==> 12-21 <==
==> flow/design.v <==
module ALU (
    input         clk,         
    input         rst,         
    input         i_vld,       
    input  [31:0] i_a,         
    input  [31:0] i_b,         
    input         opcode,      
    output reg [31:0] o_res,   
    output reg    o_res_vld,   
    output reg    overflow     
);
reg         i_vld_stage1;
reg [31:0]  i_a_stage1, i_b_stage1;
reg         opcode_stage1;
always @(posedge clk or posedge rst) begin
    if (rst) begin
        i_vld_stage1  <= 1'b0;
        i_a_stage1    <= 32'b0;
        i_b_stage1    <= 32'b0;
        opcode_stage1 <= 1'b0;
    end else begin
        i_vld_stage1  <= i_vld;
        i_a_stage1    <= i_a;
        i_b_stage1    <= i_b;
        opcode_stage1 <= opcode;
    end
end
reg         opcode_stage2, opcode_stage3, opcode_stage4;
always @(posedge clk or posedge rst) begin
    if (rst) begin
        opcode_stage2 <= 1'b0;
        opcode_stage3 <= 1'b0;
        opcode_stage4 <= 1'b0;
    end else begin
        opcode_stage2 <= opcode_stage1;
        opcode_stage3 <= opcode_stage2;
        opcode_stage4 <= opcode_stage3;
    end
end
wire [31:0] add_res, mul_res;
wire        add_vld, mul_vld;
wire        add_ovf,  mul_ovf;
adder_32bit adder_inst (
    .clk        (clk),
    .rst        (rst),
    .i_vld      (i_vld_stage1),
    .i_a        (i_a_stage1),
    .i_b        (i_b_stage1),
    .o_res      (add_res),
    .o_res_vld  (add_vld),
    .overflow   (add_ovf)
);
multiplier_32bit multiplier_inst (
    .clk        (clk),
    .rst        (rst),
    .i_vld      (i_vld_stage1),
    .i_a        (i_a_stage1),
    .i_b        (i_b_stage1),
    .o_res      (mul_res),
    .o_res_vld  (mul_vld),
    .overflow   (mul_ovf)
);
always @(posedge clk or posedge rst) begin
    if (rst) begin
        o_res     <= 32'b0;
        o_res_vld <= 1'b0;
        overflow  <= 1'b0;
    end else begin
        case (opcode_stage4)
            1'b0: begin   
                o_res     <= add_res;
                o_res_vld <= add_vld;
                overflow  <= add_ovf;
            end
            1'b1: begin   
                o_res     <= mul_res;
                o_res_vld <= mul_vld;
                overflow  <= mul_ovf;
            end
            default: begin
                o_res     <= 32'b0;
                o_res_vld <= 1'b0;
                overflow  <= 1'b0;
            end
        endcase
    end
end
endmodule
module adder_32bit (
    input         clk,
    input         rst,
    input  [31:0] i_a,
    input  [31:0] i_b,
    input         i_vld,
    output reg [31:0] o_res,
    output reg    o_res_vld,
    output reg    overflow
);
wire        sign_a, sign_b;
wire [7:0]  exp_a, exp_b;
wire [23:0] man_a, man_b;   
assign sign_a = i_a[31];
assign sign_b = i_b[31];
assign exp_a  = i_a[30:23];
assign exp_b  = i_b[30:23];
assign man_a = (exp_a == 8'b0) ? {1'b0, i_a[22:0]} : {1'b1, i_a[22:0]};
assign man_b = (exp_b == 8'b0) ? {1'b0, i_b[22:0]} : {1'b1, i_b[22:0]};
wire is_nan_a  = (exp_a == 8'hFF) && (|i_a[22:0]);
wire is_nan_b  = (exp_b == 8'hFF) && (|i_b[22:0]);
wire is_inf_a  = (exp_a == 8'hFF) && (i_a[22:0] == 23'b0);
wire is_inf_b  = (exp_b == 8'hFF) && (i_b[22:0] == 23'b0);
wire is_zero_a = (i_a[30:0] == 31'b0);
wire is_zero_b = (i_b[30:0] == 31'b0);
reg         i_vld_r;
reg         sign_a_r, sign_b_r;
reg  [7:0]  exp_a_r, exp_b_r;
reg  [23:0] man_a_r, man_b_r;
reg         is_nan_a_r, is_nan_b_r;
reg         is_inf_a_r, is_inf_b_r;
reg         is_zero_a_r, is_zero_b_r;
always @(posedge clk or posedge rst) begin
    if (rst) begin
        i_vld_r     <= 1'b0;
        sign_a_r    <= 1'b0; sign_b_r    <= 1'b0;
        exp_a_r     <= 8'b0; exp_b_r     <= 8'b0;
        man_a_r     <= 24'b0; man_b_r    <= 24'b0;
        is_nan_a_r  <= 1'b0; is_nan_b_r  <= 1'b0;
        is_inf_a_r  <= 1'b0; is_inf_b_r  <= 1'b0;
        is_zero_a_r <= 1'b0; is_zero_b_r <= 1'b0;
    end else begin
        i_vld_r     <= i_vld;
        sign_a_r    <= sign_a;    sign_b_r    <= sign_b;
        exp_a_r     <= exp_a;     exp_b_r     <= exp_b;
        man_a_r     <= man_a;     man_b_r     <= man_b;
        is_nan_a_r  <= is_nan_a;  is_nan_b_r  <= is_nan_b;
        is_inf_a_r  <= is_inf_a;  is_inf_b_r  <= is_inf_b;
        is_zero_a_r <= is_zero_a; is_zero_b_r <= is_zero_b;
    end
end
wire [7:0]  exp_diff;
wire [7:0]  shift_amt;
wire [23:0] man_a_aligned, man_b_aligned;
assign exp_diff = (exp_a_r > exp_b_r) ? (exp_a_r - exp_b_r) : (exp_b_r - exp_a_r);
assign shift_amt = (exp_diff > 8'd23) ? 8'd23 : exp_diff;   
assign man_a_aligned = (exp_a_r > exp_b_r) ? man_a_r : (man_a_r >> shift_amt);
assign man_b_aligned = (exp_a_r > exp_b_r) ? (man_b_r >> shift_amt) : man_b_r;
wire [7:0]  exp_larger = (exp_a_r > exp_b_r) ? exp_a_r : exp_b_r;
wire        op_add_sub;   
wire [24:0] sum_raw;      
wire        sign_sum;
assign op_add_sub = sign_a_r ^ sign_b_r;   
assign sum_raw = (sign_a_r == sign_b_r) ? 
                 {1'b0, man_a_aligned} + {1'b0, man_b_aligned} :   
                 (man_a_aligned >= man_b_aligned) ? 
                 {1'b0, man_a_aligned - man_b_aligned} :           
                 {1'b0, man_b_aligned - man_a_aligned};            
assign sign_sum = (sign_a_r == sign_b_r) ? sign_a_r :            
                  (man_a_aligned >= man_b_aligned) ? sign_a_r :  
                  sign_b_r;                                      
wire        add_nan = is_nan_a_r || is_nan_b_r ||
                      ((is_inf_a_r && is_inf_b_r) && (sign_a_r != sign_b_r));
reg         i_vld_r2;
reg [24:0]  sum_raw_r;
reg         sign_sum_r;
reg [7:0]   exp_larger_r;
reg         is_nan_r, is_inf_r, is_zero_r;
always @(posedge clk or posedge rst) begin
    if (rst) begin
        i_vld_r2    <= 1'b0;
        sum_raw_r   <= 25'b0;
        sign_sum_r  <= 1'b0;
        exp_larger_r <= 8'b0;
        is_nan_r    <= 1'b0;
        is_inf_r    <= 1'b0;
        is_zero_r   <= 1'b0;
    end else begin
        i_vld_r2    <= i_vld_r;
        sum_raw_r   <= sum_raw;
        sign_sum_r  <= sign_sum;
        exp_larger_r <= exp_larger;
        is_nan_r    <= add_nan;
        is_inf_r    <= (is_inf_a_r || is_inf_b_r) && !add_nan;
        is_zero_r   <= is_zero_a_r && is_zero_b_r;
    end
end
reg  [23:0] man_norm;
reg  [7:0]  exp_norm;
reg         overflow_norm;
always @(*) begin
    man_norm    = sum_raw_r[23:0];
    exp_norm    = exp_larger_r;
    overflow_norm = 1'b0;
    if (sum_raw_r[24:0] == 25'b0) begin
        man_norm = 24'b0;
        exp_norm = 8'b0;
    end
    else if (~sum_raw_r[24] && ~sum_raw_r[23]) begin   
        if (sum_raw_r[22]) begin
            man_norm = sum_raw_r[23:0] << 1;
            exp_norm = exp_larger_r - 1;
        end else if (sum_raw_r[21]) begin
            man_norm = sum_raw_r[23:0] << 2;
            exp_norm = exp_larger_r - 2;
        end else if (sum_raw_r[20]) begin
            man_norm = sum_raw_r[23:0] << 3;
            exp_norm = exp_larger_r - 3;
        end else if (sum_raw_r[19]) begin
            man_norm = sum_raw_r[23:0] << 4;
            exp_norm = exp_larger_r - 4;
        end else if (sum_raw_r[18]) begin
            man_norm = sum_raw_r[23:0] << 5;
            exp_norm = exp_larger_r - 5;
        end else if (sum_raw_r[17]) begin
            man_norm = sum_raw_r[23:0] << 6;
            exp_norm = exp_larger_r - 6;
        end else begin
            man_norm = sum_raw_r[23:0] << 7;
            exp_norm = exp_larger_r - 7;
        end
    end
    else if (sum_raw_r[24]) begin
        man_norm = sum_raw_r[24:1];
        exp_norm = exp_larger_r + 1;
        overflow_norm = (exp_norm == 8'hFF);   
    end
    if (exp_norm == 8'hFF) overflow_norm = 1'b1;
end
always @(posedge clk or posedge rst) begin
    if (rst) begin
        o_res     <= 32'b0;
        o_res_vld <= 1'b0;
        overflow  <= 1'b0;
    end else if (i_vld_r2) begin
        if (is_nan_r) begin
            o_res <= 32'h7FC0_0000;   
            overflow <= 1'b1;
        end
        else if (is_inf_r) begin
            o_res <= {sign_sum_r, 8'hFF, 23'b0};   
            overflow <= 1'b1;
        end
        else if (is_zero_r) begin
            o_res <= {sign_sum_r, 31'b0};   
            overflow <= 1'b0;
        end
        else if (overflow_norm) begin
            o_res <= {sign_sum_r, 8'hFF, 23'b0};   
            overflow <= 1'b1;
        end
        else begin
            o_res <= {sign_sum_r, exp_norm, man_norm[22:0]};
            overflow <= 1'b0;
        end
        o_res_vld <= 1'b1;
    end else begin
        o_res_vld <= 1'b0;
        o_res     <= 32'b0;
        overflow  <= 1'b0;
    end
end
endmodule
module multiplier_32bit (
    input         clk,
    input         rst,
    input  [31:0] i_a,
    input  [31:0] i_b,
    input         i_vld,
    output reg [31:0] o_res,
    output reg    o_res_vld,
    output reg    overflow
);
wire        sign_a, sign_b;
wire [7:0]  exp_a, exp_b;
wire [23:0] man_a, man_b;
assign sign_a = i_a[31];
assign sign_b = i_b[31];
assign exp_a  = i_a[30:23];
assign exp_b  = i_b[30:23];
assign man_a  = (exp_a == 8'b0) ? {1'b0, i_a[22:0]} : {1'b1, i_a[22:0]};
assign man_b  = (exp_b == 8'b0) ? {1'b0, i_b[22:0]} : {1'b1, i_b[22:0]};
wire is_nan_a  = (exp_a == 8'hFF) && (|i_a[22:0]);
wire is_nan_b  = (exp_b == 8'hFF) && (|i_b[22:0]);
wire is_inf_a  = (exp_a == 8'hFF) && (i_a[22:0] == 23'b0);
wire is_inf_b  = (exp_b == 8'hFF) && (i_b[22:0] == 23'b0);
wire is_zero_a = (i_a[30:0] == 31'b0);
wire is_zero_b = (i_b[30:0] == 31'b0);
reg         i_vld_r;
reg         sign_a_r, sign_b_r;
reg  [7:0]  exp_a_r, exp_b_r;
reg  [23:0] man_a_r, man_b_r;
reg         is_nan_a_r, is_nan_b_r;
reg         is_inf_a_r, is_inf_b_r;
reg         is_zero_a_r, is_zero_b_r;
always @(posedge clk or posedge rst) begin
    if (rst) begin
        i_vld_r     <= 1'b0;
        sign_a_r    <= 1'b0; sign_b_r    <= 1'b0;
        exp_a_r     <= 8'b0; exp_b_r     <= 8'b0;
        man_a_r     <= 24'b0; man_b_r    <= 24'b0;
        is_nan_a_r  <= 1'b0; is_nan_b_r  <= 1'b0;
        is_inf_a_r  <= 1'b0; is_inf_b_r  <= 1'b0;
        is_zero_a_r <= 1'b0; is_zero_b_r <= 1'b0;
    end else begin
        i_vld_r     <= i_vld;
        sign_a_r    <= sign_a;    sign_b_r    <= sign_b;
        exp_a_r     <= exp_a;     exp_b_r     <= exp_b;
        man_a_r     <= man_a;     man_b_r     <= man_b;
        is_nan_a_r  <= is_nan_a;  is_nan_b_r  <= is_nan_b;
        is_inf_a_r  <= is_inf_a;  is_inf_b_r  <= is_inf_b;
        is_zero_a_r <= is_zero_a; is_zero_b_r <= is_zero_b;
    end
end
wire [47:0] product_raw;   
wire        sign_res;
wire [7:0]  exp_raw;
wire [7:0]  exp_calc;
wire        overflow_calc;
wire [23:0] man_rounded;
wire [22:0] man_final;
assign sign_res = sign_a_r ^ sign_b_r;   
assign product_raw = man_a_r * man_b_r;  
assign exp_raw = exp_a_r + exp_b_r - 8'd127;
wire product_msb = product_raw[47];   
wire [47:0] product_shifted = product_msb ? product_raw >> 1 : product_raw;
assign exp_calc = product_msb ? exp_raw + 1 : exp_raw;
wire guard_bit    = product_shifted[23];
wire sticky_bit   = |product_shifted[22:0];
wire round_up     = guard_bit && (sticky_bit || product_shifted[24]);
assign man_rounded = product_shifted[47:24] + round_up;
wire carry_round = man_rounded[23];   
assign man_final = carry_round ? man_rounded[23:1] : man_rounded[22:0];
wire [7:0] exp_final = carry_round ? exp_calc + 1 : exp_calc;
assign overflow_calc = (exp_final == 8'hFF) || (exp_raw > 8'd254);
wire        mul_nan = is_nan_a_r || is_nan_b_r ||
                      ((is_inf_a_r && is_zero_b_r) || (is_zero_a_r && is_inf_b_r));
reg         i_vld_r2;
reg         sign_res_r;
reg [7:0]   exp_final_r;
reg [22:0]  man_final_r;
reg         overflow_calc_r;
reg         is_nan_r, is_inf_r, is_zero_r;
always @(posedge clk or posedge rst) begin
    if (rst) begin
        i_vld_r2        <= 1'b0;
        sign_res_r      <= 1'b0;
        exp_final_r     <= 8'b0;
        man_final_r     <= 23'b0;
        overflow_calc_r <= 1'b0;
        is_nan_r        <= 1'b0;
        is_inf_r        <= 1'b0;
        is_zero_r       <= 1'b0;
    end else begin
        i_vld_r2        <= i_vld_r;
        sign_res_r      <= sign_res;
        exp_final_r     <= exp_final;
        man_final_r     <= man_final;
        overflow_calc_r <= overflow_calc;
        is_nan_r        <= mul_nan;
        is_inf_r        <= (is_inf_a_r || is_inf_b_r) && !mul_nan;
        is_zero_r       <= is_zero_a_r || is_zero_b_r;
    end
end
always @(posedge clk or posedge rst) begin
    if (rst) begin
        o_res     <= 32'b0;
        o_res_vld <= 1'b0;
        overflow  <= 1'b0;
    end else if (i_vld_r2) begin
        if (is_nan_r) begin
            o_res <= 32'h7FC0_0000;   
            overflow <= 1'b1;
        end
        else if (is_inf_r) begin
            o_res <= {sign_res_r, 8'hFF, 23'b0};   
            overflow <= 1'b1;
        end
        else if (is_zero_r) begin
            o_res <= {sign_res_r, 31'b0};   
            overflow <= 1'b0;
        end
        else if (overflow_calc_r) begin
            o_res <= {sign_res_r, 8'hFF, 23'b0};   
            overflow <= 1'b1;
        end
        else begin
            o_res <= {sign_res_r, exp_final_r, man_final_r};
            overflow <= 1'b0;
        end
        o_res_vld <= 1'b1;
    end else begin
        o_res_vld <= 1'b0;
        o_res     <= 32'b0;
        overflow  <= 1'b0;
    end
end
endmodule
==> flow/run.sh <==
#!/bin/bash
# the make line also repeats each setting of config.mk as NAME=value (left out here)
make -C /OpenROAD-flow-scripts/flow DESIGN_CONFIG=/design/flow/config.mk WORK_HOME=/design/flow/orfs CLKGATE_MAP_FILE= finish
==> flow/config.mk <==
export PLATFORM = sky130hd
export DESIGN_NAME = ALU
export DESIGN_NICKNAME = ALU
export VERILOG_FILES = /design/flow/design.v
export SDC_FILE = /design/flow/constraint.sdc
export NUM_CORES = 4
export LEC_CHECK = 0
export CAP_MARGIN = 20
export CELL_PAD_IN_SITES_DETAIL_PLACEMENT = 1
export CORE_MARGIN = 2
export CORE_UTILIZATION = 36
export GPL_ROUTABILITY_DRIVEN = 0
export MAX_ROUTING_LAYER = met5
export PLACE_DENSITY_LB_ADDON = 0.06
export SETUP_SLACK_MARGIN = 2.84
export SLEW_MARGIN = 5
==> flow/constraint.sdc <==
create_clock -name core_clock -period 11.7 [get_ports {clk}]
set_input_delay 2.3400 -clock core_clock [delete_from_list [all_inputs] [get_ports {clk}]]
set_output_delay 2.3400 -clock core_clock [all_outputs]
set_load 0.01 [all_outputs]
==> inputs of 05-18, as changes to 12-21 <==
==> flow/config.mk (replaced) <==
export PLATFORM = sky130hd
export DESIGN_NAME = ALU
export DESIGN_NICKNAME = ALU
export VERILOG_FILES = /design/flow/design.v
export SDC_FILE = /design/flow/constraint.sdc
export NUM_CORES = 4
export LEC_CHECK = 0
export CAP_MARGIN = 20
export CORE_MARGIN = 2
export CORE_UTILIZATION = 72
export CTS_CLUSTER_DIAMETER = 363
export CTS_CLUSTER_SIZE = 42
export SETUP_SLACK_MARGIN = 0.34
export SLEW_MARGIN = 20
==> flow/constraint.sdc (replaced) <==
create_clock -name core_clock -period 6.48 [get_ports {clk}]
set_input_delay 1.2960 -clock core_clock [delete_from_list [all_inputs] [get_ports {clk}]]
set_output_delay 1.2960 -clock core_clock [all_outputs]
set_load 0.01 [all_outputs]
==> inputs of 09-16, as changes to 12-21 <==
==> flow/config.mk (replaced) <==
export PLATFORM = sky130hd
export DESIGN_NAME = ALU
export DESIGN_NICKNAME = ALU
export VERILOG_FILES = /design/flow/design.v
export SDC_FILE = /design/flow/constraint.sdc
export NUM_CORES = 4
export LEC_CHECK = 0
export CAP_MARGIN = 20
export CORE_MARGIN = 2
export CORE_UTILIZATION = 40
export PLACE_DENSITY = 0.6
export SLEW_MARGIN = 20
==> flow/constraint.sdc (replaced) <==
create_clock -name core_clock -period 9.0 [get_ports {clk}]
set_input_delay 1.8000 -clock core_clock [delete_from_list [all_inputs] [get_ports {clk}]]
set_output_delay 1.8000 -clock core_clock [all_outputs]
set_load 0.01 [all_outputs]
==> summary of the runs <==
05-18 stopped in global routing (5_1_grt), error GRT-0232. 12-21 finished with timing, DRC and antenna clean. 09-16 completed without violations. In flip-flop count, 12-21 and 09-16 do not differ. Against 09-16, the via count of 12-21 is larger by about 1.7%. Of 09-16 and 12-21, 09-16 has the higher core utilization (gap 3.7 points). Synthesized cell count is the same in 09-16 and 12-21.
